<file path="design/flow/config.mk">
export PLATFORM = sky130hd
export DESIGN_NAME = geofence
export DESIGN_NICKNAME = geofence
export VERILOG_FILES = /design/flow/design.v
export SDC_FILE = /design/flow/constraint.sdc
export NUM_CORES = 4
export LEC_CHECK = 0
export CAP_MARGIN = 20
export CELL_PAD_IN_SITES_GLOBAL_PLACEMENT = 1
export CORE_ASPECT_RATIO = 1.14
export CORE_MARGIN = 2
export CORE_UTILIZATION = 40
export GPL_ROUTABILITY_DRIVEN = 0
export GPL_TIMING_DRIVEN = 0
export PLACE_DENSITY_LB_ADDON = 0.07
export SLEW_MARGIN = 20
</file>
<file path="design/flow/design.v">
`timescale 1ps/1ps
module geofence ( clk,reset,X,Y,valid,is_inside);
  input clk;
  input reset;
  input [9:0] X;
  input [9:0] Y;
  output reg valid;
  output reg is_inside;
  reg me;
  reg  signed [11:0] ma,mb;
  wire signed [23:0] mo; 
  wire mv;
  multi_div #(
    .SIZE_A(12),
    .SIZE_B(12),
    .SIGNED(1),
    .STEP_SIZE(1) 
  ) multi_u1(
    .clk(clk),.reset(reset),
    .en(me),
    .select(1'b0),
    .a(ma),
    .b(mb),
    .P(mo),
    .div_zero(),
    .Valid(mv),
    .Busy()
  );
  reg [2:0] state;
  reg [2:0] state_counter_0,state_counter_1;
  reg [2:0] state_step;
  reg [9:0] check_point [1:0];
  reg [9:0] geofence_point [5:0][1:0];
  reg       check_signed;
  reg signed [26:0] DATA_REG;
  parameter READ_DATA     = 0;
  parameter SORT_POINT    = 1;
  parameter CHECK_IN_SIDE = 2;
  parameter DATA_OUT      = 3;
  integer i;
  always @(posedge clk or posedge reset) begin
    if (reset) begin
      state <= READ_DATA;
      state_step <= 0;
      state_counter_0 <= 0;
      state_counter_1 <= 0;
      me <= 0;
      is_inside <= 1;
    end else begin
      case (state)
        READ_DATA:begin
          if(state_counter_0==0)begin
            check_point[0] <= X;
            check_point[1] <= Y;
            state_counter_0 <= state_counter_0 + 1;
          end
          else begin
            if(state_counter_0 == 6)begin
              state <= SORT_POINT;
              state_counter_0 <= 1;
              state_counter_1 <= 2;
              me <= 0;
            end
            else state_counter_0 <= state_counter_0 + 1;
            geofence_point[state_counter_0-1][0] <= X;
            geofence_point[state_counter_0-1][1] <= Y;
          end 
        end
        SORT_POINT:begin
          case(state_step)
            0:begin
              ma <= (geofence_point[state_counter_0][0] - geofence_point[0][0]) ;  
              mb <= (geofence_point[state_counter_1][1] - geofence_point[0][1]) ;  
              me <= 1;
              state_step <= state_step + 1;
            end
            1:begin
              me <= 0;
              if(mv)begin
                me <= 1;
                DATA_REG <= mo; 
                state_step <= state_step + 1;
                ma <= (geofence_point[state_counter_0][1] - geofence_point[0][1]) ;  
                mb <= (geofence_point[state_counter_1][0] - geofence_point[0][0]) ;  
              end
            end
            2:begin
              me <= 0;
              if(mv)begin
                DATA_REG <= $signed($signed(DATA_REG)-$signed(mo));
                state_step <= state_step + 1;
              end
            end
            3:begin
                if( $signed(DATA_REG) <= 0 )begin
                  geofence_point[state_counter_0][0] <= geofence_point[state_counter_1][0]; 
                  geofence_point[state_counter_0][1] <= geofence_point[state_counter_1][1]; 
                  geofence_point[state_counter_1][0] <= geofence_point[state_counter_0][0]; 
                  geofence_point[state_counter_1][1] <= geofence_point[state_counter_0][1]; 
                end
              state_step <= state_step + 1;
            end
            4:begin
              if(state_counter_0==4)begin
                state <= CHECK_IN_SIDE;
                state_counter_0 <= 0;
                state_counter_1 <= 0;
              end
              else if(state_counter_1==5)begin
                state_counter_0 <= state_counter_0 + 1;
                state_counter_1 <= state_counter_0 + 2;
              end 
              else begin
                state_counter_1 <= state_counter_1 + 1;
              end
              state_step <= 0;
            end
          endcase
        end
        CHECK_IN_SIDE:begin
          case(state_step)
            0:begin 
              ma <= (geofence_point[state_counter_0][0] - check_point[0] );
              mb <= (geofence_point[ ((state_counter_0+1)==6 ? 0:(state_counter_0+1)) ][1] - geofence_point[state_counter_0][1] );
              me <= 1;
              state_step <= state_step + 1;
            end
            1:begin
              me <= 0;
              if(mv)begin
                DATA_REG <= mo;
                state_step <= state_step + 1;
              end
            end
            2:begin
              ma <= (geofence_point[state_counter_0][1] - check_point[1] );
              mb <= (geofence_point[ ((state_counter_0+1)==6 ? 0:(state_counter_0+1)) ][0] - geofence_point[state_counter_0][0]);
              me <= 1;
              state_step <= state_step + 1;
            end
            3:begin
              me <= 0;
              if(mv)begin
                if(state_counter_0==0) begin
                  check_signed <= (($signed(DATA_REG)-$signed(mo))>0)? 1:0;
                  state_counter_0 <= state_counter_0 + 1;
                end
                else begin
                  if(check_signed != ((($signed(DATA_REG)-$signed(mo))>0)? 1:0) )begin
                    is_inside <= 0;
                    state <= DATA_OUT;
                  end else if(state_counter_0==5)begin
                    state <= DATA_OUT;
                  end else begin
                    state_counter_0 <= state_counter_0 + 1;
                  end
                end
                state_step <= 0;
              end
            end
          endcase
        end
        default begin
          state <= READ_DATA;
          state_step <= 0;
          state_counter_0 <= 0;
          state_counter_1 <= 0;
          me <= 0;
          is_inside <= 1;
        end
      endcase
    end
  end
  always@(*)begin
    valid <= (state == DATA_OUT) ? 1'b1:1'b0;
  end
endmodule
module multi_div
#(
  parameter SIZE_A = 128,
  parameter SIZE_B = 64,
  parameter SIGNED = 0,
  parameter STEP_SIZE = 1 
)(
  input wire clk,reset,
  input wire en,
  input wire select,
  input wire [SIZE_A-1:0] a,
  input wire [SIZE_B-1:0] b,
  output reg [SIZE_A+SIZE_B-1:0] P,
  output reg div_zero,
  output reg Valid,
  output reg Busy
);
  parameter READ_IN       = 0,
            CALCULATE     = 1,
            PREPARE_DATA  = 2,
            DATA_OUT      = 3;
  reg [1:0] state;
  reg [9:0] state_counter;
  reg neg_signed;
  reg [SIZE_A-1:0] data_b;
  reg [SIZE_A+SIZE_B:0] r;   
  always@(*)begin
    Valid <= (state == DATA_OUT) ? 1'b1:1'b0;
    Busy  <= (state == CALCULATE || state == PREPARE_DATA) ? 1'b1:1'b0;
  end
  always@(posedge clk or posedge reset)begin
    if(reset)begin
      state <= READ_IN;
      state_counter <= 0;
    end else begin
      case(state)
        READ_IN   :begin
          if(en)begin
            if(select && b==0)begin
              state <= DATA_OUT;
              div_zero <= 1;
            end else begin
              state <= CALCULATE;
              div_zero <= 0;
            end 
            state_counter <= 0;
          end  
        end
        CALCULATE :begin
          if(state_counter == (SIZE_A/STEP_SIZE)-1)begin
            state <= PREPARE_DATA;
            state_counter <= 0;
          end
          else begin
            state_counter <= state_counter + 1;
          end
        end
        PREPARE_DATA:begin
          state <= DATA_OUT;
          state_counter <= 0;
        end
        DATA_OUT  :begin
          state <= READ_IN;
          state_counter <= 0;
        end
        default begin
          state <= READ_IN;
          state_counter <= 0;
        end
      endcase
    end
  end
  reg [SIZE_A-1:0] na;
  reg [SIZE_B-1:0] nb;
  reg in_select;
  integer i;
  always@(posedge clk or posedge reset)begin
    if(reset)begin
      r = 0;
      data_b = 0;
			P = 0;
      neg_signed = 0;
    end else begin
      case(state)
        READ_IN   :begin
          if(en)begin
            if(SIGNED)begin
              neg_signed = a[SIZE_A-1] ^ b[SIZE_B-1];
              na = a[SIZE_A-1] ? -a:a;
              nb = b[SIZE_B-1] ? -b:b;
            end
            else begin
              na = a;
              nb = b;
            end
            r = {na,1'b0,{SIZE_B{1'b0}}};
            data_b = nb;
            in_select = select;
          end  
        end
        CALCULATE :begin
          for(i=0;i<STEP_SIZE;i=i+1)begin 
          	r = r[SIZE_A+SIZE_B] ? ((r<<1)+data_b) : (r<<1);
          end
        end
        PREPARE_DATA:begin
          P = r[SIZE_A+SIZE_B-1:0];
          if(neg_signed)begin
            P = -P;
          end
        end
      endcase
    end
  end
endmodule
</file>
<file path="design/flow/constraint.sdc">
create_clock -name core_clock -period 5.18 [get_ports {clk}]
set_input_delay 1.0360 -clock core_clock [delete_from_list [all_inputs] [get_ports {clk}]]
set_output_delay 1.0360 -clock core_clock [all_outputs]
set_load 0.01 [all_outputs]
</file>
<file path="design/flow/run.sh">
#!/bin/bash
# the make line also repeats each setting of config.mk as NAME=value (left out here)
make -C /OpenROAD-flow-scripts/flow DESIGN_CONFIG=/design/flow/config.mk WORK_HOME=/design/flow/orfs CLKGATE_MAP_FILE= finish
</file>
==> results of run 1 <==
-- metrics by stage --
stage / setup WS [ns] / hold slack (ns) / instances
global route: -0.0494 / 0.505 / 3728
detailed placement: -1.62 / 0.454 / 3638
global placement: -1.65 / 0.444 / 3628
floorplan: 0.448 / 0.410 / 2829
finish: -0.0126 / 0.487 / 3728
CTS: 0.00660 / 0.489 / 3711
-- layout make-up --
class	instances	share of cell area
tap	776	0.0359
buffer	183	0.0346
clock buffer	47	0.0375
sequential	281	0.296
timing repair buffer	59	0.0218
clock inverter	23	0.00722
inverter	169	0.0241
multi-input combinational	2190	0.543
-- metal layers --
layer | part of all wire | up-vias
met5 | 0.00013 | -
li1 | - | 10600
met2 | 0.46 | 1289
met3 | 0.078 | 395
met1 | 0.37 | 11100
met4 | 0.094 | 2
-- what timing repair did --
| item | 4_1_cts | 5_1_grt |
|---|---|---|
| resized | 105 | 89 |
| setup buffers | 7 | 19 |
| setup endpoints to repair | 20 | 9 |
| hold buffers | 0 | 0 |
| endpoints found under the hold margin | 0 | 0 |
| pin swaps | 2 | 9 |
==> reports/qor.txt, run 1 <==
RSZ-0062 raised after global routing: yes
Fin worst setup slack: -0.0126 ns
Max rail drop VDD: 0.185 mV
Total tool warning count: 43
Clock sinks: 281
Maximum clock frequency: 193 MHz
Clock buffer depth: 3
Slowest CP cell: clkbuf_1
HP Class: flip-flop to flip-flop
Vias: 23.3k
Top area cell types: edfxtp_1 24%, dfrtp_1 9.3%, ha_1 7.6%
Seq pwr share: 0.463
Port Buffers: 23
Final min period: 5.19 ns
Most common cell in the netlist: nand2_1
Flops after synth: 281
Combinational Power Share: 0.027
Net Sw Power: 1.23 mW
Worst path required time: 5.59 ns
GR peak layer: met2
Main power-consuming group: clock
Top non-seq family: AND-OR/OR-AND gates
DRT Pass-1 Iters: 10
P_int: 3.95 mW
Post-synthesis cell area: 23700 um^2
Dominant cell type by area after synthesis: edfxtp_1
Comb. cell area: 14700 um^2
Worst R2R End: mb[10]
Max Fanout on Critical Path: 10
Sequential Power: 2.39 mW
DP Area: 25200 um^2
Critical Path Max Stage Delay: 0.90 ns
MaxCap Viol Count: 0
CP Depth: 19
Dominant register cell: edfxtp_1
Net switching fraction of the power: 0.238
Ys Warns: 4
WL/cell: 27.7 um
Clk latency late pin: 0.59 ns
P_comb: 0.142 mW
Mean Syn Cell Area: 8.38 um^2
Via density: 6.26
Setup Skew: 0.0351 ns
Met3 Use GR: 0.0556
Failing Checks: setup timing
Hold path depth: 2
Worst hold start: multi_u1.data_b[1]
Crit-path cells: clkinvlp_4 > ha_1 > clkbuf_1 > clkbuf_1 > nand2_1 > nand2_1 > mux2_2 > inv_1 > ha_1 > a21boi_1 > o21ai_0 > nand2b_1 > and2_1 > o21a_1 > o21ai_1 > nand2b_1 > a211oi_1 > a21oi_1 > a21oi_2
Crit start category: flip-flop
Net Count, Synth: 3005
Pre-Place Util: 0.404
Row count: 95
# IOs: 24
Largest net degree at the start of global routing: 31
Lkg Pwr: 10.7 nW
Post-layout power: 5.18 mW
Final nets: 3098
Final Hold Fails: 0
Clock power share: 0.510
Final worst path period share: 1.00
Buf/Inv on CP: 4
Initial antenna violation count: 1
Clk pwr: 2.64 mW
DRC: 0
Tot GR Track Use: 0.332
Final setup fails: 1
Final WL: 103000 um
Crit path arrival time: 5.60 ns
CP delay by family, top: buffers and inverters
Xor+xnor area frac: 0.0421
Worst setup path end: mb[10]
M1 GR Usage: 0.389
Die area: 61200 um^2
Cell variety after synth: 94
Grt ovf: 0
Yosys aoi share: 0.251
PwrDens: 192 nW/um^2
Hold Path End: multi_u1.data_b[1]
Register Area: 7990 um^2
Die W: 232 um
Util after Layout: 0.460
Synth cell count leaders: 442 x nand2_1, 238 x o21ai_0, 207 x a21oi_1
Dominant cell area share: 0.241
EDFF count, synth: 190
Simple Share, Synth: 0.171
Setup TNS: -0.0126 ns
Crit end category: flip-flop
Number of global-route vias before repair: 22.8k
Fa+ha+maj area frac: 0.0845
Die y size: 264 um
Synthesis-to-finish area growth: 14.0%
MUX share of area: 0.0538
Design area: 27000 um^2
Run status: failed layout checks
Critical path class: flip-flop to flip-flop
Total CTS buffers: 38
Register-to-Register Path Depth: 19
Critical path startpoint: state_counter_0[1]
Pins Over Slew Limit: 0
Met2 Use GR: 0.536
Placed wire-length estimate: 79800 um
Slew HR: 0.224
DR iter-0 viols: 2611
H-tree levels: 2
Ys cells: 2829
Antenna cells: 0
Mapped Cells: 2829
Clock slew at reported path FFs: 0.06 ns
Crit Reg-Reg Startpoint: state_counter_0[1]
CTS Root Cell: clkbuf_16
Core ar.: 58700 um^2
First-pass GRT wire length: 150000 um
TritonCTS clock tree: done
Fraction of registers with async set/reset: 0.324
Reg2reg setup slack: -0.01 ns
FILL cells: 5830
Final ANT Viol Nets: 0
YS chip area: 23700 um^2
Worst-Margin Slew: 1.16 ns
Register area share after synthesis: 0.337
==> inputs of run 2 (changes only) <==
Settings changed: ABC_AREA set to 1, CELL_PAD_IN_SITES_GLOBAL_PLACEMENT 1 to unset, CORE_ASPECT_RATIO 1.14 to unset, CORE_UTILIZATION 40 to 70, CTS_CLUSTER_DIAMETER set to 37, CTS_CLUSTER_SIZE set to 15, GPL_ROUTABILITY_DRIVEN 0 to unset, GPL_TIMING_DRIVEN 0 to unset, HOLD_SLACK_MARGIN set to 0.29, PLACE_DENSITY_LB_ADDON 0.07 to 0.2, SETUP_SLACK_MARGIN set to -0.2.
Clock period 5.18 ns to 3.65 ns, I/O delays scaled along.
==> reports/qor.txt, run 2 <==
Ys cells: 3218 (+14%)
Most common cell in the netlist: nand2_1
Placed insts: 3892 (+7.0%)
Die area: 35200 um^2 (-42%)
Dominant cell type by area after synthesis: edfxtp_1
Port Buffers: 23 (unchanged)
Ys Warns: 4 (unchanged)
Flops after synth: 281 (unchanged)
Dominant cell area share: 0.242 (+0.000944)
H-tree levels: 2 (unchanged)
Clock buffer depth: 3 (unchanged)
Clock sinks: 281 (unchanged)
Tot GR Track Use: 0.613
Run status: stopped before the end
Setup WS pre-CTS: -0.496 ns (+1.12 ns)
Synth cell count leaders: 672 x nand2_1, 460 x inv_1, 283 x o21ai_0
Post-synthesis cell area: 23600 um^2 (-0.39%)
Grt ovf: 31
Die W: 188 um (-19%)
Total CTS buffers: 48 (+26%)
Err: [ERROR GRT-0116] Global routing finished with congestion. Check the congestion regions in the DRC Viewer.
Core ar.: 33400 um^2 (-43%)
Register area share after synthesis: 0.338 (+0.00132)
Simple Share, Synth: 0.202 (+0.0318)
Placed wire-length estimate: 70200 um (-12%)
EDFF count, synth: 190 (unchanged)
Mean Syn Cell Area: 7.34 um^2 (-12%)
RD Place Congestion: 1.33
Pre-Place Util: 0.708 (+0.304)
Row count: 67 (-29%)
Dominant register cell: edfxtp_1
Top area cell types: edfxtp_1 24%, nand2_1 11%, dfrtp_1 9.3%
CTS Root Cell: clkbuf_16
Net Count, Synth: 3394 (+13%)
Stop stage: global routing
# IOs: 24 (unchanged)
Mapped Cells: 3218 (+14%)
MUX share of area: 0.000477 (-0.0533)
Cell variety after synth: 66 (-30%)
Xor+xnor area frac: 0.0223 (-0.0198)
YS chip area: 23600 um^2 (-0.39%)
Top non-seq family: AND-OR/OR-AND gates
Die y size: 188 um (-29%)
Fraction of registers with async set/reset: 0.324 (unchanged)
Fa+ha+maj area frac: 0.0848 (+0.000331)
Yosys aoi share: 0.253 (+0.00220)
## run 2: timing repair
item | CTS
pin swaps | 16
endpoints found under the setup margin | 13
buffers inserted | 9
resized | 55
hold buffers | 0
## run 2: per-stage QoR
| step | instance area [um^2] | utilization |
|---|---|---|
| after detailed placement | 26500 | 0.794 |
| after floorplan | 23700 | - |
| after CTS | 28400 | 0.850 |
| after global placement | 26500 | 0.794 |
## run 2: metal layers
metal | GRT overflow | GRT usage
met1 | 0 | 0.622
met2 | 16 | 0.831
met3 | 1 | 0.400
met4 | 14 | 0.573
met5 | 0 | 0.151
==> inputs of run 3 (changes only) <==
Settings changed: ABC_AREA 1 to 0, CAP_MARGIN 20 to 35, CELL_PAD_IN_SITES_DETAIL_PLACEMENT set to 2, CELL_PAD_IN_SITES_GLOBAL_PLACEMENT set to 0, CORE_ASPECT_RATIO set to 1.08, CORE_UTILIZATION 70 to 64, CTS_CLUSTER_DIAMETER 37 to 115, CTS_CLUSTER_SIZE 15 to 90, HOLD_SLACK_MARGIN 0.29 to unset, MIN_ROUTING_LAYER set to met2, PLACE_DENSITY_LB_ADDON 0.2 to 0.14, SETUP_SLACK_MARGIN -0.2 to 1.1, SLEW_MARGIN 20 to 0.
Clock period 3.65 ns to 7.2 ns, I/O delays scaled along.
==> reports/qor.txt, run 3 <==
Top area cell types: edfxtp_1 24%, dfrtp_1 9.3%, ha_1 7.6%
Most common cell in the netlist: nand2_1
Stop stage: detailed placement
Fa+ha+maj area frac: 0.0845 (-0.000331)
Dominant cell type by area after synthesis: edfxtp_1
Cell variety after synth: 94 (+42%)
Die area: 38600 um^2 (+9.6%)
Synth cell count leaders: 442 x nand2_1, 238 x o21ai_0, 207 x a21oi_1
YS chip area: 23700 um^2 (+0.39%)
Flops after synth: 281 (unchanged)
Core ar.: 36600 um^2 (+9.8%)
Fraction of registers with async set/reset: 0.324 (unchanged)
Mean Syn Cell Area: 8.38 um^2 (+14%)
Xor+xnor area frac: 0.0421 (+0.0198)
Mapped Cells: 2829 (-12%)
Err: [ERROR DPL-0033] detailed placement checks failed during check placement.
Ys cells: 2829 (-12%)
Dominant register cell: edfxtp_1
Net Count, Synth: 3005 (-11%)
RD Place Congestion: 1.22 (-8.3%)
MUX share of area: 0.0538 (+0.0533)
# IOs: 24 (unchanged)
Register area share after synthesis: 0.337 (-0.00132)
Top non-seq family: AND-OR/OR-AND gates
Die y size: 204 um (+8.7%)
Row count: 73 (+9.0%)
EDFF count, synth: 190 (unchanged)
Port Buffers: 23 (unchanged)
Pre-Place Util: 0.647 (-0.0605)
Ys Warns: 4 (unchanged)
Run status: stopped before the end
Yosys aoi share: 0.251 (-0.00220)
Simple Share, Synth: 0.171 (-0.0318)
Dominant cell area share: 0.241 (-0.000944)
Post-synthesis cell area: 23700 um^2 (+0.39%)
Die W: 189 um (+0.81%)
==> run 3: per-stage QoR <==
stage          hold slack, ns  setup slack, ns  instances  total power [mW]
3_3_place_gp            0.444             1.68       3206              1.84
2_1_floorplan           0.410             1.33       2829              1.80
==> inputs of run 4 (changes only) <==
Settings changed: ABC_AREA 0 to 1, CAP_MARGIN 35 to 40, CELL_PAD_IN_SITES_DETAIL_PLACEMENT 2 to 0, CORE_ASPECT_RATIO 1.08 to unset, CORE_UTILIZATION 64 to 72, CTS_CLUSTER_DIAMETER 115 to 230, MIN_ROUTING_LAYER met2 to unset, PLACE_DENSITY_LB_ADDON 0.14 to 0.2, SETUP_SLACK_MARGIN 1.1 to unset, SLEW_MARGIN 0 to 25.
Clock period 7.2 ns to 4.01 ns, I/O delays scaled along.
==> reports/qor.txt, run 4 <==
Tot GR Track Use: 0.613
Stop stage: global routing
Die W: 185 um (-2.2%)
Cell variety after synth: 66 (-30%)
Setup WS pre-CTS: -0.0853 ns
Err: [ERROR GRT-0232] Routing congestion too high. Check the congestion heatmap in the GUI.
Grt ovf: 4
Clock sinks: 281
Register area share after synthesis: 0.338 (+0.00132)
Flops after synth: 281 (unchanged)
Dominant cell area share: 0.242 (+0.000944)
Dominant register cell: edfxtp_1
Top area cell types: edfxtp_1 24%, nand2_1 11%, dfrtp_1 9.3%
Die y size: 185 um (-9.3%)
Row count: 66 (-9.6%)
Mapped Cells: 3218 (+14%)
Cts hold-fix bufs: 0
Synth cell count leaders: 672 x nand2_1, 460 x inv_1, 283 x o21ai_0
Pre-Place Util: 0.728 (+0.0804)
Dominant cell type by area after synthesis: edfxtp_1
Placed insts: 3760
Core ar.: 32500 um^2 (-11%)
Fa+ha+maj area frac: 0.0848 (+0.000331)
Simple Share, Synth: 0.202 (+0.0318)
# IOs: 24 (unchanged)
Run status: stopped before the end
Fraction of registers with async set/reset: 0.324 (unchanged)
Ys cells: 3218 (+14%)
Xor+xnor area frac: 0.0223 (-0.0198)
CTS Root Cell: clkbuf_16
MUX share of area: 0.000477 (-0.0533)
Port Buffers: 23 (unchanged)
Placed wire-length estimate: 67000 um
DP Area: 25600 um^2
H-tree levels: 1
Mean Syn Cell Area: 7.34 um^2 (-12%)
EDFF count, synth: 190 (unchanged)
RD Place Congestion: 1.38 (+13%)
Total CTS buffers: 7
Post-synthesis cell area: 23600 um^2 (-0.39%)
Top non-seq family: AND-OR/OR-AND gates
Net Count, Synth: 3394 (+13%)
Die area: 34300 um^2 (-11%)
YS chip area: 23600 um^2 (-0.39%)
Yosys aoi share: 0.253 (+0.00220)
Most common cell in the netlist: nand2_1
Clock buffer depth: 3
Ys Warns: 4 (unchanged)
-- run 4: metal layers --
layer | global-route usage | GRT overflow
met1 | 0.685 | 0
met2 | 0.800 | 2
met3 | 0.406 | 0
met4 | 0.468 | 2
met5 | 0.169 | 0
-- run 4: repair_timing --
action,in CTS
hold endpoints to repair,0
resized,30
setup buffers,2
pin swaps,1
endpoints found under the setup margin,9
==> inputs of run 5 (changes only) <==
Settings changed: ABC_AREA 1 to unset, CAP_MARGIN 40 to 20, CELL_PAD_IN_SITES_DETAIL_PLACEMENT 0 to unset, CELL_PAD_IN_SITES_GLOBAL_PLACEMENT 0 to unset, CORE_UTILIZATION 72 to 70, CTS_CLUSTER_DIAMETER 230 to 37, CTS_CLUSTER_SIZE 90 to unset, PLACE_DENSITY_LB_ADDON 0.2 to unset, SLEW_MARGIN 25 to 20.
Clock period 4.01 ns to 4.43 ns, I/O delays scaled along.
==> reports/qor.txt, run 5 <==
Worst setup path end: mb[7]
HP Class: flip-flop to flip-flop
Yosys aoi share: 0.251 (-0.00220)
Crit end category: flip-flop
Clock sinks: 281 (unchanged)
Top area cell types: edfxtp_1 24%, dfrtp_1 9.3%, ha_1 7.6%
Post-layout power: 7.05 mW
EDFF count, synth: 190 (unchanged)
Net Sw Power: 1.63 mW
Worst path required time: 4.72 ns
Sequential Power: 2.80 mW
Clk latency late pin: 0.60 ns
DRC: 0
Pre-Place Util: 0.709 (-0.0189)
Cell variety after synth: 94 (+42%)
Hold Path End: is_inside
Post-synthesis cell area: 23700 um^2 (+0.39%)
H-tree levels: 2 (+1)
Final nets: 3107
Clock buffer depth: 3 (unchanged)
Worst hold start: is_inside
Post-Layout Cell Count: 3423
Mapped Cells: 2829 (-12%)
P_comb: 0.146 mW
Final WL: 94900 um
P_int: 5.42 mW
Final worst path period share: 1.11
Run status: failed layout checks
Synth cell count leaders: 442 x nand2_1, 238 x o21ai_0, 207 x a21oi_1
Reg2reg setup slack: -0.49 ns
Placed insts: 3297 (-12%)
MaxCap Viol Count: 0
Crit-path cells: inv_1 > ha_1 > nor3_2 > a21oi_4 > nor2_4 > mux2_2 > ha_1 > nor2b_1 > o21ai_0 > a21boi_1 > o21ai_1 > a21boi_0 > o21ai_1 > nand2b_1 > buf_4 > xnor2_1 > nor2_1 > a211oi_1 > a21oi_1
Most common cell in the netlist: nand2_1
Failing Checks: setup timing
Xor+xnor area frac: 0.0421 (+0.0198)
Combinational Power Share: 0.021
Hold_ws: 0.501 ns
WL/cell: 27.7 um
Slew HR: 0.205
Buf/Inv on CP: 2
Clock slew at reported path FFs: 0.06 ns
Crit Reg-Reg Startpoint: state_counter_1[0]
Cts hold-fix bufs: 0 (unchanged)
Crit start category: flip-flop
Clk pwr: 4.10 mW
Vias: 25.8k
Hold path depth: 2
Main power-consuming group: clock
YS chip area: 23700 um^2 (+0.39%)
FILL cells: 1825
First-pass GRT wire length: 136000 um
CP delay by family, top: AND-OR/OR-AND gates
Critical Path Max Stage Delay: 0.68 ns
Ys Warns: 4 (unchanged)
Ys cells: 2829 (-12%)
Tot GR Track Use: 0.495
Final min period: 4.92 ns
Simple Share, Synth: 0.171 (-0.0318)
Register-to-Register Path Depth: 19
Slowest CP cell: o21ai_0
Row count: 67 (+1.5%)
Fin worst setup slack: -0.493 ns
Lkg Pwr: 11.4 nW
Dominant cell area share: 0.241 (-0.000944)
MUX share of area: 0.0538 (+0.0533)
Initial antenna violation count: 2
Net switching fraction of the power: 0.232
Clock power share: 0.582
Register area share after synthesis: 0.337 (-0.00132)
Final ANT Viol Nets: 0
Dominant register cell: edfxtp_1
Seq pwr share: 0.397
TritonCTS clock tree: done
Util after Layout: 0.834
Net Count, Synth: 3005 (-11%)
Die y size: 188 um (+1.6%)
Setup Skew: 0.0204 ns
Worst-Margin Slew: 1.19 ns
Critical path class: flip-flop to flip-flop
Grt ovf: 0
Max rail drop VDD: 0.392 mV
Synthesis-to-finish area growth: 17.6%
Die area: 35400 um^2 (+3.2%)
Pins Over Slew Limit: 0
Dominant cell type by area after synthesis: edfxtp_1
Flops after synth: 281 (unchanged)
Number of global-route vias before repair: 24.2k
# IOs: 24 (unchanged)
PwrDens: 253 nW/um^2
Crit path arrival time: 5.21 ns
Mean Syn Cell Area: 8.38 um^2 (+14%)
Fa+ha+maj area frac: 0.0845 (-0.000331)
Worst R2R End: mb[7]
RD Place Congestion: 1.04 (-25%)
Final Hold Fails: 0
Top non-seq family: AND-OR/OR-AND gates
Max Fanout on Critical Path: 6
Total CTS buffers: 50 (+43)
CTS Root Cell: clkbuf_16
Setup TNS: -2.11 ns
Core ar.: 33400 um^2 (+3.1%)
Via density: 7.53
Total tool warning count: 50
Die W: 188 um (+1.6%)
CP Depth: 19
Placed wire-length estimate: 62500 um (-6.6%)
Fraction of registers with async set/reset: 0.324 (unchanged)
Maximum clock frequency: 203 MHz
Final setup fails: 9
DRT Pass-1 Iters: 11
Largest net degree at the start of global routing: 107
Critical path startpoint: state_counter_1[0]
DR iter-0 viols: 4706
Port Buffers: 23 (unchanged)
run 5: layout make-up:
type                    count  area [um^2]  share of cell area
inverters                 169          641              0.0230
diodes                      3         7.51            0.000269
multi-input cells        2190        15000               0.537
clock inverters            36          414              0.0149
flip-flops and latches    281         8000               0.287
repair buffers            239         1950              0.0701
clock buffers              57         1340              0.0481
well taps                 448          561              0.0201
run 5: metal layers:
metal / vias to the layer above / global-route usage / share of wire
met1: 11800 / 0.590 / 0.33
met3: 822 / 0.116 / 0.14
met5: - / 0 / 0
met4: 0 / 0.329 / 0.097
met2: 2608 / 0.801 / 0.43
li1: 10600 / - / -
run 5: repair_timing:
item,CTS,global route
setup buffers,9,21
resized,43,166
cloned,0,0
setup endpoints to repair,10,12
pin swaps,8,71
run 5: stage by stage:
stage          setup WS [ns]  cell area [um^2]
2_1_floorplan        -0.0233             23800
3_3_place_gp          -0.194             25300
3_5_place_dp          -0.447             25300
4_1_cts             0.000509             27200
5_1_grt               -0.863             27900
6_report              -0.493             27900
==> inputs of run 6 (changes only) <==
Settings changed: CELL_PAD_IN_SITES_GLOBAL_PLACEMENT set to 1, CORE_UTILIZATION 70 to 40, CTS_CLUSTER_DIAMETER 37 to unset, GPL_ROUTABILITY_DRIVEN set to 0, PLACE_DENSITY_LB_ADDON set to 0.07.
Clock period 4.43 ns to 5.5 ns, I/O delays scaled along.
==> reports/qor.txt, run 6 <==
Run status: complete, no violations
Fin worst setup slack: 0.383 ns (+0.876 ns)
CTS Root Cell: clkbuf_16
DRT Pass-1 Iters: 7 (-4)
Port Buffers: 23 (unchanged)
Lkg Pwr: 10.4 nW (-9.4%)
Worst hold start: state[3]
Register area share after synthesis: 0.337 (unchanged)
Total CTS buffers: 38 (-24%)
Hold Path End: state[0]
Ys cells: 2829 (unchanged)
Fa+ha+maj area frac: 0.0845 (unchanged)
Mapped Cells: 2829 (unchanged)
Dominant cell type by area after synthesis: edfxtp_1
Clock slew at reported path FFs: 0.06 ns (about the same)
Fraction of registers with async set/reset: 0.324 (unchanged)
Top area cell types: edfxtp_1 24%, dfrtp_1 9.3%, ha_1 7.6%
Net Sw Power: 1.07 mW (-34%)
Final nets: 2967 (-4.5%)
H-tree levels: 2 (unchanged)
Crit start category: flip-flop
Simple Share, Synth: 0.171 (unchanged)
Top non-seq family: AND-OR/OR-AND gates
CP delay by family, top: simple AND/OR/NAND/NOR gates
Post-synthesis cell area: 23700 um^2 (unchanged)
Combinational Power Share: 0.026 (+0.005)
Final setup fails: 0 (-9)
Clock buffer depth: 3 (unchanged)
Pins Over Slew Limit: 0 (unchanged)
WL/cell: 24.9 um (-10%)
EDFF count, synth: 190 (unchanged)
Post-Layout Cell Count: 3594 (+5.0%)
Crit path arrival time: 5.39 ns (+0.18 ns)
Final worst path period share: 0.930 (-0.181)
# IOs: 24 (unchanged)
CP Depth: 26 (+7)
Sequential Power: 2.26 mW (-19%)
MUX share of area: 0.0538 (unchanged)
Post-layout power: 4.67 mW (-34%)
Max Fanout on Critical Path: 19 (+13)
Grt ovf: 0 (unchanged)
Via density: 6.15 (-18%)
Worst setup path end: mb[8]
Initial antenna violation count: 1 (-1)
Xor+xnor area frac: 0.0421 (unchanged)
RSZ-0062 raised after global routing: no
M1 GR Usage: 0.364 (-0.226)
YS chip area: 23700 um^2 (unchanged)
Final Hold Fails: 0 (unchanged)
Cell variety after synth: 94 (unchanged)
Setup Skew: 0.0205 ns (+0.0000489 ns)
Clock sinks: 281 (unchanged)
Final min period: 5.12 ns (+0.194 ns)
Yosys aoi share: 0.251 (unchanged)
Main power-consuming group: clock
Vias: 22.1k (-14%)
Critical path class: flip-flop to flip-flop
Seq pwr share: 0.483 (+0.086)
Crit Reg-Reg Startpoint: state_counter_0[1]
Most common cell in the netlist: nand2_1
Flops after synth: 281 (unchanged)
Maximum clock frequency: 195 MHz (-3.8%)
Dominant cell area share: 0.241 (unchanged)
Worst path required time: 5.77 ns (+1.05 ns)
Placed insts: 3523 (+6.9%)
P_comb: 0.121 mW (-17%)
Die W: 247 um (+32%)
Placed wire-length estimate: 68000 um (+8.7%)
Met3 Use GR: 0.0515 (-0.0642)
Row count: 89 (+33%)
Slew HR: 0.306 (+0.101)
Total tool warning count: 46 (-8.0%)
Die area: 61200 um^2 (+73%)
PwrDens: 179 nW/um^2 (-29%)
Setup WS pre-CTS: 0.359 ns (+0.806 ns)
Cts hold-fix bufs: 0 (unchanged)
Setup Buffers After CTS: 0 (-9)
Clock power share: 0.491 (-0.091)
HP Class: flip-flop to flip-flop
P_int: 3.60 mW (-34%)
First-pass GRT wire length: 133000 um (-2.0%)
Number of global-route vias before repair: 21.4k (-12%)
Ys Warns: 4 (unchanged)
Buf/Inv on CP: 1 (-1)
GR peak layer: met2
Dominant register cell: edfxtp_1
DRC: 0 (unchanged)
Net switching fraction of the power: 0.229 (-0.00251)
TritonCTS clock tree: done
Final WL: 89400 um (-5.8%)
DR iter-0 viols: 2530 (-46%)
Slowest CP cell: dfrtp_2
Critical Path Max Stage Delay: 0.47 ns (-0.21 ns)
Crit end category: flip-flop
Clk pwr: 2.29 mW (-44%)
Tot GR Track Use: 0.289 (-0.205)
Worst-Margin Slew: 1.04 ns (-0.154 ns)
Core ar.: 58800 um^2 (+76%)
MaxCap Viol Count: 0 (unchanged)
Register-to-Register Path Depth: 26 (+7)
Largest net degree at the start of global routing: 185 (+73%)
Synth cell count leaders: 442 x nand2_1, 238 x o21ai_0, 207 x a21oi_1
Net Count, Synth: 3005 (unchanged)
Clk latency late pin: 0.57 ns (-0.03 ns)
Worst R2R End: mb[8]
Hold path depth: 1 (-1)
Synthesis-to-finish area growth: 9.84%
Max rail drop VDD: 0.254 mV (-35%)
Mean Syn Cell Area: 8.38 um^2 (unchanged)
Die y size: 247 um (+32%)
Pre-Place Util: 0.403 (-0.306)
Reg2reg setup slack: 0.38 ns (+0.88 ns)
Critical path startpoint: state_counter_0[1]
Met2 Use GR: 0.491 (-0.310)
Final ANT Viol Nets: 0 (unchanged)
-- run 6: per-layer routing --
| metal | wire (um) | vias up |
|---|---|---|
| li1 | - | 10300 |
| met1 | 36600 | 10600 |
| met2 | 42300 | 986 |
| met3 | 6650 | 215 |
| met4 | 3820 | 0 |
| met5 | 0 | - |
-- run 6: stage by stage --
stage	instance area [um^2]	utilization	hold WS [ns]	setup TNS [ns]
finish	26000	0.443	0.468	0
global route	26000	0.443	0.504	0
CTS	26000	0.442	0.477	0
detailed placement	24900	0.423	0.458	0
global placement	24900	0.423	0.447	0
floorplan	23700	-	0.410	-0.555
-- run 6: cell type report --
cell class | count | area, um^2
clock buffers | 51 | 1020
well taps | 773 | 967
flip-flops and latches | 281 | 7990
repair buffers | 111 | 940
diodes | 1 | 2.50
inverters | 169 | 637
fillers | 5834 | 32800
multi-input cells | 2190 | 14400
clock inverters | 18 | 91.3
-- run 6: repair_timing --
action,CTS,global route
hold endpoints to repair,0,0
gates resized,0,4
endpoints found under the setup margin,0,3
==> inputs of run 7 (changes only) <==
Settings changed: ABC_AREA set to 1, CELL_PAD_IN_SITES_GLOBAL_PLACEMENT 1 to unset, CORE_UTILIZATION 40 to 69, CTS_CLUSTER_DIAMETER set to 367, CTS_CLUSTER_SIZE set to 10, GPL_ROUTABILITY_DRIVEN 0 to unset, PLACE_DENSITY set to 0.39, PLACE_DENSITY_LB_ADDON 0.07 to unset, SETUP_SLACK_MARGIN set to 1.17, TNS_END_PERCENT set to 10.
Clock period 5.5 ns to 4.28 ns, I/O delays scaled along.
==> reports/qor.txt, run 7 <==
Worst setup path end: ma[9]
Worst R2R End: ma[9]
Pre-Place Util: 0.702 (+0.299)
Crit path arrival time: 4.74 ns (-0.65 ns)
Final min period: 4.42 ns (-0.702 ns)
Main power-consuming group: sequential cells
FILL cells: 2130 (-63%)
Worst path required time: 4.61 ns (-1.16 ns)
Run status: failed layout checks
CP delay by family, top: AND-OR/OR-AND gates
Synth cell count leaders: 672 x nand2_1, 460 x inv_1, 283 x o21ai_0
Final nets: 3567 (+20%)
Fraction of registers with async set/reset: 0.324 (unchanged)
Post-synthesis cell area: 23600 um^2 (-0.39%)
Cts hold-fix bufs: 0 (unchanged)
P_comb: 0.185 mW (+53%)
Xor+xnor area frac: 0.0223 (-0.0198)
Pins Over Slew Limit: 0 (unchanged)
Clock slew at reported path FFs: 0.06 ns (about the same)
CTS Root Cell: clkbuf_16
Top area cell types: edfxtp_1 24%, nand2_1 11%, dfrtp_1 9.3%
Sequential Power: 2.90 mW (+28%)
Ys cells: 3218 (+14%)
Critical path startpoint: state_counter_0[0]
Seq pwr share: 0.497 (+0.014)
Register area share after synthesis: 0.338 (+0.00132)
Clk latency late pin: 0.58 ns (about the same)
Register-to-Register Path Depth: 22 (-15%)
Most common cell in the netlist: nand2_1
Largest net degree at the start of global routing: 81 (-56%)
Buf/Inv on CP: 7 (+6)
Mapped Cells: 3218 (+14%)
Reg2reg setup slack: -0.14 ns (-0.52 ns)
Maximum clock frequency: 226 MHz (+16%)
YS chip area: 23600 um^2 (-0.39%)
# IOs: 24 (unchanged)
Final ANT Viol Nets: 0 (unchanged)
Final WL: 103000 um (+16%)
Yosys aoi share: 0.253 (+0.00220)
Design area: 27700 um^2 (+6.5%)
DP Area: 25000 um^2 (+0.65%)
Max rail drop VDD: 0.385 mV (+52%)
Top non-seq family: AND-OR/OR-AND gates
GR peak layer: met2
Net Sw Power: 1.36 mW (+27%)
H-tree levels: 2 (unchanged)
Net Count, Synth: 3394 (+13%)
Dominant cell area share: 0.242 (+0.000944)
Total tool warning count: 47 (+2.2%)
DRC: 0 (unchanged)
Critical path class: flip-flop to flip-flop
Clock buffer depth: 3 (unchanged)
MaxCap Viol Count: 0 (unchanged)
Hold path depth: 2 (+1)
RD Place Congestion: 1.25
Final worst path period share: 1.03 (+0.101)
Net switching fraction of the power: 0.233 (+0.00359)
Initial antenna violation count: 6 (+5)
Crit Reg-Reg Startpoint: state_counter_0[0]
Critical Path Max Stage Delay: 0.44 ns (-0.03 ns)
DRT Pass-1 Iters: 20 (+13)
Grt ovf: 0 (unchanged)
MUX share of area: 0.000477 (-0.0533)
Crit-path cells: buf_4 > buf_6 > ha_4 > inv_2 > nor2_4 > buf_4 > clkbuf_16 > a211oi_1 > o211ai_1 > o21ai_2 > inv_1 > ha_1 > a21oi_1 > inv_1 > a31oi_1 > nor2_1 > o21ai_0 > nand2_1 > nor2_1 > o21ai_1 > nand2_1 > nand2_1
Worst-Margin Slew: 1.06 ns (+0.0188 ns)
Hold_ws: 0.486 ns (+0.0175 ns)
Simple Share, Synth: 0.202 (+0.0318)
Clock power share: 0.471 (-0.020)
Fin worst setup slack: -0.136 ns (-0.518 ns)
HP Class: flip-flop to flip-flop
Fa+ha+maj area frac: 0.0848 (+0.000331)
P_int: 4.47 mW (+24%)
TritonCTS clock tree: done
Core ar.: 33600 um^2 (-43%)
Die area: 35700 um^2 (-42%)
Slew HR: 0.294 (-0.0126)
PwrDens: 210 nW/um^2 (+17%)
RSZ-0062 raised after global routing: yes
Met3 Use GR: 0.261 (+0.210)
Failing Checks: setup timing
Crit path top cell by count: nand2_1
Hold Path End: multi_u1.P[16]
Synthesis-to-finish area growth: 17.5%
Mean Syn Cell Area: 7.34 um^2 (-12%)
Row count: 67 (-25%)
Worst hold start: multi_u1.P[16]
First-pass GRT wire length: 148000 um (+11%)
Met2 Use GR: 0.744 (+0.253)
Setup Skew: 0.0381 ns (+0.0177 ns)
Ys Warns: 4 (unchanged)
Clock sinks: 281 (unchanged)
WL/cell: 26.7 um (+7.5%)
Combinational Power Share: 0.032 (+0.006)
Placed wire-length estimate: 69000 um (+1.5%)
Clk pwr: 2.74 mW (+20%)
Vias: 28.4k (+28%)
Crit start category: flip-flop
Crit end category: flip-flop
Via density: 7.34 (+19%)
Lkg Pwr: 11.8 nW (+14%)
Total CTS buffers: 34 (-11%)
Cell variety after synth: 66 (-30%)
EDFF count, synth: 190 (unchanged)
Final Hold Fails: 0 (unchanged)
Slowest CP cell: dfrtp_1
Flops after synth: 281 (unchanged)
M1 GR Usage: 0.687 (+0.323)
Port Buffers: 23 (unchanged)
Number of global-route vias before repair: 25.9k (+21%)
Dominant register cell: edfxtp_1
DR iter-0 viols: 6472 (+160%)
Die y size: 189 um (-24%)
Dominant cell type by area after synthesis: edfxtp_1
CP Depth: 22 (-15%)
Die W: 189 um (-24%)
Final setup fails: 1 (+1)
Tot GR Track Use: 0.543 (+0.253)
Max Fanout on Critical Path: 6 (-13)
run 7: per-stage QoR:
stage           util  setup WS (ns)  std cells  total power, mW  setup TNS, ns
3_3_place_gp   0.745         0.0554       3696             3.12              0
5_1_grt        0.825        -0.0768       3856             5.87        -0.0871
2_1_floorplan      -          0.410       3218             3.05              0
4_1_cts        0.799          0.434       3807             5.73              0
3_5_place_dp   0.745        -0.0565       3696             3.12        -0.0565
6_report       0.825         -0.136       3861             5.83         -0.136
run 7: routing by layer:
metal	share of wire	up-vias
met5	0.0022	-
met4	0.094	8
met1	0.33	12600
met3	0.19	1035
li1	-	11600
met2	0.39	3181
run 7: cell type report:
cell class,instances,area (um^2),share of cell area
inverters,498,1910,0.0687
repair buffers,247,2150,0.0776
flip-flops and latches,281,7990,0.288
clock inverters,2,17.5,0.000632
multi-input cells,2329,14200,0.511
well taps,448,561,0.0202
clock buffers,51,936,0.0337
diodes,5,12.5,0.000451
run 7: repair_timing:
item / 4_1_cts / 5_1_grt
buffers inserted: 57 / 46
endpoints found under the setup margin: 102 / 184
pin swaps: 51 / 67
endpoints found under the hold margin: 0 / 0
gates cloned: 1 / 2
resized: 113 / 118
==> inputs of run 8 (changes only) <==
Settings changed: ABC_AREA 1 to unset, CORE_UTILIZATION 69 to 72, CTS_CLUSTER_DIAMETER 367 to 42, CTS_CLUSTER_SIZE 10 to 32, HOLD_SLACK_MARGIN set to -0.1, PLACE_DENSITY 0.39 to 0.65, SETUP_SLACK_MARGIN 1.17 to -0.39, TNS_END_PERCENT 10 to unset.
Clock period 4.28 ns to 3.93 ns, I/O delays scaled along.
==> reports/qor.txt, run 8 <==
Run status: failed layout checks
Failing Checks: setup timing
Crit path arrival time: 5.15 ns (+0.41 ns)
PwrDens: 266 nW/um^2 (+26%)
Synthesis-to-finish area growth: 19.1%
Largest net degree at the start of global routing: 140 (+73%)
Fin worst setup slack: -0.944 ns (-0.808 ns)
Crit-path cells: ha_4 > nor2b_4 > or2_4 > nand2_4 > o21ai_4 > a222oi_1 > nand2_1 > nor2_1 > o21ai_1 > o31a_1 > ha_1 > nor2b_1 > o21ai_1 > a21boi_2 > buf_4 > nor2_1 > o21ai_0 > a21oi_1
Crit start category: flip-flop
Hold path depth: 1 (-1)
MaxCap Viol Count: 0 (unchanged)
Yosys aoi share: 0.251 (-0.00220)
Critical path startpoint: state_counter_0[1]
Die W: 185 um (-1.9%)
Worst setup path end: mb[3]
Fa+ha+maj area frac: 0.0845 (-0.000331)
Sequential Power: 3.16 mW (+9.0%)
Worst R2R End: mb[3]
Final setup fails: 24 (+23)
DR iter-0 viols: 6296 (-2.7%)
First-pass GRT wire length: 142000 um (-3.9%)
Top non-seq family: AND-OR/OR-AND gates
Final WL: 105000 um (+1.9%)
Final nets: 3172 (-11%)
Util after Layout: 0.870 (+0.0452)
Dominant cell area share: 0.241 (-0.000944)
Dominant cell type by area after synthesis: edfxtp_1
Crit Reg-Reg Startpoint: state_counter_0[1]
Hold_ws: 0.476 ns (-0.00957 ns)
Via density: 7.82 (+6.5%)
Tot GR Track Use: 0.549 (+0.00658)
Ys cells: 2829 (-12%)
Placed wire-length estimate: 62300 um (-9.7%)
Slowest CP cell: a21oi_1
Register-to-Register Path Depth: 18 (-18%)
Main power-consuming group: clock
Die y size: 185 um (-1.9%)
Worst hold start: state[3]
Register area share after synthesis: 0.337 (-0.00132)
Total tool warning count: 51 (+8.5%)
Flops after synth: 281 (unchanged)
Initial antenna violation count: 14 (+8)
Vias: 27.2k (-4.0%)
Mapped Cells: 2829 (-12%)
CTS Root Cell: clkbuf_16
Ys Warns: 4 (unchanged)
Seq pwr share: 0.421 (-0.076)
CP delay by family, top: AND-OR/OR-AND gates
Max Fanout on Critical Path: 6 (unchanged)
Critical Path Max Stage Delay: 0.82 ns (+0.38 ns)
RSZ-0062 raised after global routing: yes
Row count: 66 (-1.5%)
Max rail drop VDD: 0.332 mV (-14%)
P_comb: 0.171 mW (-8%)
Final ANT Viol Nets: 0 (unchanged)
Number of global-route vias before repair: 25.1k (-2.9%)
Mean Syn Cell Area: 8.38 um^2 (+14%)
Final worst path period share: 1.24 (+0.209)
Port Buffers: 23 (unchanged)
DRC: 0 (unchanged)
Critical path class: flip-flop to flip-flop
DRT Pass-1 Iters: 15 (-25%)
FILL cells: 1597 (-25%)
Xor+xnor area frac: 0.0421 (+0.0198)
Total CTS buffers: 43 (+26%)
HP Class: flip-flop to flip-flop
CP Depth: 18 (-18%)
Reg2reg setup slack: -0.94 ns (-0.81 ns)
EDFF count, synth: 190 (unchanged)
Final min period: 4.87 ns (+0.458 ns)
Clk latency late pin: 0.64 ns (+0.06 ns)
Clock slew at reported path FFs: 0.06 ns (about the same)
WL/cell: 30.2 um (+13%)
Crit end category: flip-flop
Cell variety after synth: 94 (+42%)
H-tree levels: 2 (unchanged)
Hold Path End: state[0]
Synth cell count leaders: 442 x nand2_1, 238 x o21ai_0, 207 x a21oi_1
Clk pwr: 4.18 mW (+53%)
Worst path required time: 4.20 ns (-0.41 ns)
Dominant register cell: edfxtp_1
Clock buffer depth: 3 (unchanged)
Comb. cell area: 15000 um^2 (+5.9%)
Slew HR: 0.131 (-0.163)
Buf/Inv on CP: 1 (-6)
Setup Skew: 0.0430 ns (+0.00484 ns)
Net Sw Power: 1.92 mW (+41%)
Clock power share: 0.557 (+0.086)
Worst-Margin Slew: 1.30 ns (+0.247 ns)
Lkg Pwr: 11.7 nW (-1.1%)
Top area cell types: edfxtp_1 24%, dfrtp_1 9.3%, ha_1 7.6%
Fraction of registers with async set/reset: 0.324 (unchanged)
Grt ovf: 0 (unchanged)
RD Place Congestion: 1.07 (-14%)
Maximum clock frequency: 205 MHz (-9.4%)
# IOs: 24 (unchanged)
Most common cell in the netlist: nand2_1
Clock sinks: 281 (unchanged)
Net switching fraction of the power: 0.256 (+0.0229)
Register Area: 8000 um^2 (about the same)
TritonCTS clock tree: done
Combinational Power Share: 0.023 (-0.009)
Post-synthesis cell area: 23700 um^2 (+0.39%)
Pre-Place Util: 0.730 (+0.0280)
Die area: 34400 um^2 (-3.7%)
Core ar.: 32500 um^2 (-3.5%)
Simple Share, Synth: 0.171 (-0.0318)
Pins Over Slew Limit: 0 (unchanged)
Final Hold Fails: 0 (unchanged)
YS chip area: 23700 um^2 (+0.39%)
Post-layout power: 7.50 mW (+29%)
Net Count, Synth: 3005 (-11%)
MUX share of area: 0.0538 (+0.0533)
P_int: 5.58 mW (+25%)
==> run 8: stage by stage <==
stage / instance area, um^2 / std cells / TNS [ns] / setup slack, ns
CTS: 27500 / 3447 / -3.84 / -0.435
detailed placement: 25800 / 3364 / -6.42 / -0.680
global route: 28200 / 3476 / -12.95 / -0.871
floorplan: 23800 / 2829 / -5.24 / -0.404
finish: 28200 / 3482 / -11.56 / -0.944
global placement: 25800 / 3364 / -4.21 / -0.585
==> run 8: layout make-up <==
| class | instances | area share |
|---|---|---|
| multi-input combinational | 2191 | 0.531 |
| sequential | 281 | 0.283 |
| timing repair buffer | 310 | 0.0886 |
| clock buffer | 47 | 0.0412 |
| inverter | 169 | 0.0227 |
| tap | 442 | 0.0196 |
| clock inverter | 33 | 0.0131 |
| antenna | 9 | 0.000797 |
==> run 8: timing repair <==
action / CTS / global route
hold buffers: 0 / 0
pin swaps: 14 / 75
buffers inserted: 3 / 42
cloned: 1 / 1
gates resized: 55 / 162
endpoints found under the setup margin: 10 / 12
==> run 8: routing by layer <==
layer	global-route usage	routed length (um)
met1	0.620	31600
met2	0.826	42100
met3	0.229	18800
met4	0.419	12500
met5	0.0104	187
==> inputs of run 9 (changes only) <==
Settings changed: ABC_AREA set to 0, CAP_MARGIN 20 to 40, CELL_PAD_IN_SITES_DETAIL_PLACEMENT set to 2, CELL_PAD_IN_SITES_GLOBAL_PLACEMENT set to 2, CORE_ASPECT_RATIO set to 0.61, CORE_MARGIN 2 to 5, CORE_UTILIZATION 72 to 64, CTS_CLUSTER_DIAMETER 42 to 115, CTS_CLUSTER_SIZE 32 to 90, HOLD_SLACK_MARGIN -0.1 to 0.19, MAX_ROUTING_LAYER set to met4, MIN_ROUTING_LAYER set to met2, PLACE_DENSITY 0.65 to unset, PLACE_DENSITY_LB_ADDON set to 0.14, SETUP_SLACK_MARGIN -0.39 to 0.4, SLEW_MARGIN 20 to 0, TNS_END_PERCENT set to 60.
Clock period 3.93 ns to 5.05 ns, I/O delays scaled along.
==> reports/qor.txt, run 9 <==
Most common cell in the netlist: nand2_1
Die y size: 160 um (-14%)
Run status: stopped before the end
Die W: 256 um (+38%)
Flops after synth: 281 (unchanged)
Dominant cell area share: 0.241 (unchanged)
EDFF count, synth: 190 (unchanged)
Row count: 55 (-17%)
Stop stage: global placement without I/O
Xor+xnor area frac: 0.0421 (unchanged)
Mean Syn Cell Area: 8.38 um^2 (unchanged)
Net Count, Synth: 3005 (unchanged)
MUX share of area: 0.0538 (unchanged)
Mapped Cells: 2829 (unchanged)
Core ar.: 36800 um^2 (+13%)
Synth cell count leaders: 442 x nand2_1, 238 x o21ai_0, 207 x a21oi_1
Err: [ERROR FLW-0024] Place density exceeds 1.0 (current PLACE_DENSITY_LB_ADDON =  0.14). Please check if the value of  PLACE_DENSITY_LB_ADDON is between 0 and 0.99.
Register area share after synthesis: 0.337 (unchanged)
Cell variety after synth: 94 (unchanged)
Ys Warns: 4 (unchanged)
Fraction of registers with async set/reset: 0.324 (unchanged)
Post-synthesis cell area: 23700 um^2 (unchanged)
Dominant cell type by area after synthesis: edfxtp_1
Fa+ha+maj area frac: 0.0845 (unchanged)
Top area cell types: edfxtp_1 24%, dfrtp_1 9.3%, ha_1 7.6%
YS chip area: 23700 um^2 (unchanged)
Dominant register cell: edfxtp_1
Ys cells: 2829 (unchanged)
Yosys aoi share: 0.251 (unchanged)
Pre-Place Util: 0.644 (-0.0866)
Top non-seq family: AND-OR/OR-AND gates
Simple Share, Synth: 0.171 (unchanged)
Die area: 41100 um^2 (+20%)
==> inputs of run 10 (changes only) <==
Settings changed: ABC_AREA 0 to unset, CAP_MARGIN 40 to 20, CELL_PAD_IN_SITES_DETAIL_PLACEMENT 2 to unset, CELL_PAD_IN_SITES_GLOBAL_PLACEMENT 2 to unset, CORE_ASPECT_RATIO 0.61 to unset, CORE_MARGIN 5 to 2, CORE_UTILIZATION 64 to 61, CTS_CLUSTER_DIAMETER 115 to unset, CTS_CLUSTER_SIZE 90 to unset, HOLD_SLACK_MARGIN 0.19 to unset, MAX_ROUTING_LAYER met4 to unset, MIN_ROUTING_LAYER met2 to unset, PLACE_DENSITY_LB_ADDON 0.14 to unset, SETUP_SLACK_MARGIN 0.4 to 0.75, SLEW_MARGIN 0 to 20, TNS_END_PERCENT 60 to 5.
Clock period 5.05 ns to 2.87 ns, I/O delays scaled along.
==> reports/qor.txt, run 10 <==
Setup TNS: -53.68 ns
Placed wire-length estimate: 69200 um
Clock buffer depth: 3
Final min period: 4.66 ns
Clock slew at reported path FFs: 0.06 ns
Die area: 40500 um^2 (-1.6%)
Hold path depth: 2
RSZ-0062 raised after global routing: yes
Cts hold-fix bufs: 0
Maximum clock frequency: 215 MHz
Crit path arrival time: 5.01 ns
Synth cell count leaders: 442 x nand2_1, 238 x o21ai_0, 207 x a21oi_1
Hold_ws: 0.475 ns
Mapped Cells: 2829 (unchanged)
FILL cells: 2134
Initial antenna violation count: 19
Cell variety after synth: 94 (unchanged)
Critical Path Max Stage Delay: 0.55 ns
Top non-seq family: AND-OR/OR-AND gates
Net Sw Power: 2.04 mW
MUX share of area: 0.0538 (unchanged)
Via density: 7.20
Crit-path cells: buf_6 > inv_8 > ha_4 > buf_6 > mux2_2 > a222oi_1 > nand2_1 > mux2_4 > ha_4 > nand2_1 > nand2_1 > a21oi_2 > o21ai_2 > a21oi_2 > o21bai_1 > a21oi_2 > buf_4 > nor2b_2 > o21ai_2 > a221oi_2 > a21oi_1
Failing Checks: capacitance limit, slew limit, setup timing
Crit Reg-Reg Startpoint: state_counter_0[2]
Final worst path period share: 1.62
Post-layout power: 8.51 mW
Die y size: 201 um (+25%)
Main power-consuming group: sequential cells
DRT Pass-1 Iters: 14
MaxCap Viol Count: 1
Top area cell types: edfxtp_1 24%, dfrtp_1 9.3%, ha_1 7.6%
Setup WS pre-CTS: -1.50 ns
Port Buffers: 23
TritonCTS clock tree: done
Final ANT Viol Nets: 0
Seq pwr share: 0.508
First-pass GRT wire length: 149000 um
Total CTS buffers: 31
Max rail drop VDD: 0.468 mV
DP Area: 28400 um^2
Worst-Margin Slew: 1.49 ns
Max Fanout on Critical Path: 8
# IOs: 24
Buf/Inv on CP: 4
Die W: 201 um (-22%)
Vias: 27.7k
Mean Syn Cell Area: 8.38 um^2 (unchanged)
P_int: 6.47 mW
Yosys aoi share: 0.251 (unchanged)
Critical path startpoint: state_counter_0[2]
Dominant cell area share: 0.241 (unchanged)
Flops after synth: 281 (unchanged)
Register-to-Register Path Depth: 21
Dominant register cell: edfxtp_1
Worst hold start: is_inside
Clk pwr: 3.96 mW
Xor+xnor area frac: 0.0421 (unchanged)
Row count: 72 (+31%)
Simple Share, Synth: 0.171 (unchanged)
Fraction of registers with async set/reset: 0.324 (unchanged)
Register area share after synthesis: 0.337 (unchanged)
Largest net degree at the start of global routing: 99
Number of global-route vias before repair: 26.0k
P_comb: 0.232 mW
Clock sinks: 281
Worst R2R End: ma[10]
Net switching fraction of the power: 0.239
Total tool warning count: 48
Setup Skew: 0.0494 ns
Lkg Pwr: 13.3 nW
Ys Warns: 4 (unchanged)
Reg2reg setup slack: -1.79 ns
Pre-Place Util: 0.616 (-0.0276)
Net Count, Synth: 3005 (unchanged)
Slew HR: -0.00701
Post-synthesis cell area: 23700 um^2 (unchanged)
Sequential Power: 4.32 mW
DRC: 0
Dominant cell type by area after synthesis: edfxtp_1
PwrDens: 267 nW/um^2
Final nets: 3475
CP delay by family, top: AND-OR/OR-AND gates
WL/cell: 28.6 um
Worst setup path end: ma[10]
H-tree levels: 1
Crit end category: flip-flop
Tot GR Track Use: 0.475
Hold Path End: is_inside
Critical path class: flip-flop to flip-flop
Fin worst setup slack: -1.79 ns
EDFF count, synth: 190 (unchanged)
HP Class: flip-flop to flip-flop
DR iter-0 viols: 4634
CTS Root Cell: clkbuf_16
Most common cell in the netlist: nand2_1
Final Hold Fails: 0
Run status: failed layout checks
Pins Over Slew Limit: 1
Grt ovf: 0
Synthesis-to-finish area growth: 34.6%
Slowest CP cell: o21ai_2
Fa+ha+maj area frac: 0.0845 (unchanged)
Clk latency late pin: 0.65 ns
Worst path required time: 3.22 ns
Core ar.: 38500 um^2 (+4.5%)
Design area: 31900 um^2
Ys cells: 2829 (unchanged)
Final setup fails: 209
CP Depth: 21
Crit start category: flip-flop
RD Place Congestion: 1.10
Combinational Power Share: 0.027
YS chip area: 23700 um^2 (unchanged)
Final WL: 110000 um
Clock power share: 0.465
==> run 10: area by class of cell <==
type	count	area (um^2)	area share
multi-input combinational	2190	16400	0.513
sequential	281	8000	0.251
timing repair buffer	626	5270	0.165
clock buffer	32	779	0.0244
inverter	169	657	0.0206
tap	518	648	0.0203
clock inverter	26	178	0.00557
antenna	7	17.5	0.000549
==> run 10: layer usage <==
layer | track usage | vias to the layer above | wire [um]
met1 | 0.571 | 12700 | 35800
met5 | 0 | - | 231
li1 | - | 11300 | -
met3 | 0.118 | 981 | 16900
met4 | 0.311 | 22 | 11100
met2 | 0.760 | 2696 | 46300
==> run 10: through the flow <==
stage          cells  utilization
2_1_floorplan   2829            -
3_3_place_gp    3729        0.739
3_5_place_dp    3729        0.739
4_1_cts         3814        0.799
5_1_grt         3847        0.829
6_report        3849        0.830
==> run 10: repair_timing <==
item	4_1_cts	5_1_grt
pin swaps	150	179
resized	304	224
setup endpoints to repair	384	394
setup buffers	27	28
cloned	0	0
==> inputs of run 11 (changes only) <==
Settings changed: CORE_UTILIZATION 61 to 72, CTS_CLUSTER_DIAMETER set to 278, CTS_CLUSTER_SIZE set to 97, SETUP_SLACK_MARGIN 0.75 to 0.58.
Clock period 2.87 ns to 2.98 ns, I/O delays scaled along.
==> reports/qor.txt, run 11 <==
Placed wire-length estimate: 64200 um (-7.2%)
Xor+xnor area frac: 0.0421 (unchanged)
Mean Syn Cell Area: 8.38 um^2 (unchanged)
Flops after synth: 281 (unchanged)
Net Count, Synth: 3005 (unchanged)
DP Area: 27700 um^2 (-2.4%)
Top non-seq family: AND-OR/OR-AND gates
Ys Warns: 4 (unchanged)
Mapped Cells: 2829 (unchanged)
Most common cell in the netlist: nand2_1
EDFF count, synth: 190 (unchanged)
Dominant cell type by area after synthesis: edfxtp_1
Yosys aoi share: 0.251 (unchanged)
Cell variety after synth: 94 (unchanged)
Err: [ERROR GRT-0232] Routing congestion too high. Check the congestion heatmap in the GUI.
MUX share of area: 0.0538 (unchanged)
Grt ovf: 139
Top area cell types: edfxtp_1 24%, dfrtp_1 9.3%, ha_1 7.6%
Tot GR Track Use: 0.826
Die y size: 185 um (-7.8%)
Clock sinks: 281 (unchanged)
Post-synthesis cell area: 23700 um^2 (unchanged)
Dominant register cell: edfxtp_1
Run status: stopped before the end
Clock buffer depth: 3 (unchanged)
Fraction of registers with async set/reset: 0.324 (unchanged)
Cts hold-fix bufs: 0 (unchanged)
Die W: 185 um (-7.8%)
RD Place Congestion: 1.14 (+3.6%)
Core ar.: 32500 um^2 (-16%)
Synth cell count leaders: 442 x nand2_1, 238 x o21ai_0, 207 x a21oi_1
Die area: 34400 um^2 (-15%)
Dominant cell area share: 0.241 (unchanged)
# IOs: 24 (unchanged)
Pre-Place Util: 0.730 (+0.114)
Total CTS buffers: 6 (-81%)
Row count: 66 (-8.3%)
Fa+ha+maj area frac: 0.0845 (unchanged)
Ys cells: 2829 (unchanged)
Port Buffers: 23 (unchanged)
YS chip area: 23700 um^2 (unchanged)
Simple Share, Synth: 0.171 (unchanged)
CTS Root Cell: clkbuf_16
Stop stage: global routing
H-tree levels: 1 (unchanged)
Register area share after synthesis: 0.337 (unchanged)
## run 11: repair_timing
| item | in CTS |
|---|---|
| buffers inserted | 28 |
| setup endpoints to repair | 315 |
| gates resized | 289 |
| pin swaps | 153 |
## run 11: routing by layer
| layer | track usage | GRT overflow |
|---|---|---|
| met1 | 0.826 | 2 |
| met2 | 0.952 | 65 |
| met3 | 0.708 | 1 |
| met4 | 0.833 | 69 |
| met5 | 0.443 | 2 |
## run 11: metrics by stage
step / hold slack [ns] / setup TNS [ns] / std cells / power (mW) / setup WS (ns)
after detailed placement: 0.466 / -31.10 / 3581 / 4.45 / -1.34
after global placement: 0.468 / -23.25 / 3581 / 4.44 / -1.21
after floorplan: 0.410 / -101.38 / 2829 / 4.34 / -1.03
after CTS: 0.508 / -21.06 / 3617 / 5.95 / -1.19
==> inputs of run 12 (changes only) <==
Settings changed: CAP_MARGIN 20 to 40, CELL_PAD_IN_SITES_DETAIL_PLACEMENT set to 1, CORE_ASPECT_RATIO set to 1.08, CORE_MARGIN 2 to 10, CORE_UTILIZATION 72 to 22, CTS_CLUSTER_DIAMETER 278 to unset, CTS_CLUSTER_SIZE 97 to unset, GPL_ROUTABILITY_DRIVEN set to 0, MAX_ROUTING_LAYER set to met5, PLACE_DENSITY_LB_ADDON set to 0.13, SETUP_SLACK_MARGIN 0.58 to unset, TNS_END_PERCENT 5 to 40.
Clock period 2.98 ns to 6.56 ns, I/O delays scaled along.
==> reports/qor.txt, run 12 <==
Critical path class: flip-flop to flip-flop
Clock power share: 0.535
DR iter-0 viols: 1742
Final min period: 5.98 ns
Final ANT Viol Nets: 0
Die area: 121000 um^2 (+250%)
Cts hold-fix bufs: 0 (unchanged)
Dominant register cell: edfxtp_1
Synth cell count leaders: 442 x nand2_1, 238 x o21ai_0, 207 x a21oi_1
Simple Share, Synth: 0.171 (unchanged)
Worst path required time: 6.85 ns
Hold Path End: state[0]
Top area cell types: edfxtp_1 24%, dfrtp_1 9.3%, ha_1 7.6%
Run status: complete, no violations
Pre-Place Util: 0.221 (-0.509)
Crit end category: flip-flop
Fa+ha+maj area frac: 0.0845 (unchanged)
Clock slew at reported path FFs: 0.05 ns
Worst hold start: state[3]
CTS Root Cell: clkbuf_16
Total CTS buffers: 41 (+35)
Worst R2R End: mb[9]
Die W: 336 um (+81%)
Max Fanout on Critical Path: 17
Worst setup path end: mb[9]
Vias: 22.7k
Max rail drop VDD: 0.139 mV
Flops after synth: 281 (unchanged)
Final nets: 2974
Mapped Cells: 2829 (unchanged)
Register-to-Register Path Depth: 24
DRC: 0
CP Depth: 24
Seq pwr share: 0.439
Final setup fails: 0
Critical path startpoint: state_counter_0[0]
Number of global-route vias before repair: 23.8k
DRT Pass-1 Iters: 7
Combinational Power Share: 0.026
Critical Path Max Stage Delay: 0.63 ns
Yosys aoi share: 0.251 (unchanged)
Crit start category: flip-flop
CP delay by family, top: AND-OR/OR-AND gates
Buf/Inv on CP: 1
Clk latency late pin: 0.61 ns
Pins Over Slew Limit: 0
Row count: 125 (+89%)
Main power-consuming group: clock
Tot GR Track Use: 0.174
Reg2reg setup slack: 0.58 ns
EDFF count, synth: 190 (unchanged)
Crit path arrival time: 6.27 ns
# IOs: 24 (unchanged)
Grt ovf: 0
Via density: 5.36
First-pass GRT wire length: 160000 um
Fraction of registers with async set/reset: 0.324 (unchanged)
Synthesis-to-finish area growth: 14.7%
TritonCTS clock tree: done
Dominant cell type by area after synthesis: edfxtp_1
Net switching fraction of the power: 0.232
Crit Reg-Reg Startpoint: state_counter_0[0]
Placed wire-length estimate: 82100 um (+28%)
RSZ-0062 raised after global routing: no
Clock sinks: 281 (unchanged)
Cell variety after synth: 94 (unchanged)
Clk pwr: 2.30 mW
Final WL: 109000 um
Setup Buffers After CTS: 0 (-100%)
P_int: 3.31 mW
HP Class: flip-flop to flip-flop
Ys cells: 2829 (unchanged)
Setup TNS: 0 ns
Post_cts resized: 0 (-100%)
Slew HR: 0.410
Post-Layout Cell Count: 4228
Largest net degree at the start of global routing: 76
Crit-path cells: ha_1 > nor2b_1 > nor2_1 > buf_4 > a21oi_1 > and2_1 > a22oi_1 > nand2_1 > nor2_1 > o21ai_0 > o31a_1 > ha_1 > nor2b_1 > o21ai_0 > a21boi_0 > o21ai_0 > a21boi_0 > o21ai_0 > nand2b_1 > a21o_1 > a21oi_1 > xnor2_1 > mux2i_1 > mux2i_1
YS chip area: 23700 um^2 (unchanged)
Mean Syn Cell Area: 8.38 um^2 (unchanged)
Post-synthesis cell area: 23700 um^2 (unchanged)
H-tree levels: 2 (+1)
MUX share of area: 0.0538 (unchanged)
Placed insts: 4149 (+16%)
Maximum clock frequency: 167 MHz
Register area share after synthesis: 0.337 (unchanged)
Most common cell in the netlist: nand2_1
Final Hold Fails: 0
Core ar.: 107000 um^2 (+230%)
WL/cell: 25.7 um
Net Sw Power: 0.998 mW
Clock buffer depth: 3 (unchanged)
Die y size: 361 um (+95%)
Port Buffers: 23 (unchanged)
Hold path depth: 1
Net Count, Synth: 3005 (unchanged)
Final worst path period share: 0.911
Top non-seq family: AND-OR/OR-AND gates
Lkg Pwr: 10.5 nW
Crit path top cell by count: o21ai_0
Total tool warning count: 42
Xor+xnor area frac: 0.0421 (unchanged)
Worst-Margin Slew: 0.882 ns
Dominant cell area share: 0.241 (unchanged)
Slowest CP cell: a21oi_1
P_comb: 0.111 mW
Setup Skew: 0.0390 ns
PwrDens: 158 nW/um^2
MaxCap Viol Count: 0
Sequential Power: 1.89 mW
Initial antenna violation count: 5
Ys Warns: 4 (unchanged)
-- run 12: metal layers --
metal,up-vias,part of all wire,wire (um),GRT usage
met5,-,0.00055,60,0
li1,10300,-,-,-
met1,11300,0.42,46000,0.216
met4,8,0.050,5410,0.0761
met3,269,0.056,6130,0.0286
met2,765,0.47,51200,0.293
-- run 12: per-stage QoR --
step	hold slack, ns	setup WS, ns	power [mW]	area [um^2]	util
final	0.473	0.581	4.31	27200	0.253
after global placement	0.473	0.803	2.03	25500	0.238
after global routing	0.486	0.125	4.46	27200	0.253
after CTS	0.475	0.723	4.38	27200	0.253
after detailed placement	0.457	0.780	2.04	25800	0.240
after floorplan	0.410	0.382	1.97	23700	-
-- run 12: cell type report --
class / instances / area, um^2
inverters: 169 / 637
flip-flops and latches: 281 / 7990
clock inverters: 19 / 159
well taps: 1397 / 1750
diodes: 1 / 2.50
multi-input cells: 2190 / 14400
fillers: 12600 / 80100
repair buffers: 115 / 1060
clock buffers: 56 / 1220
Power and IR drop assume default switching activity.
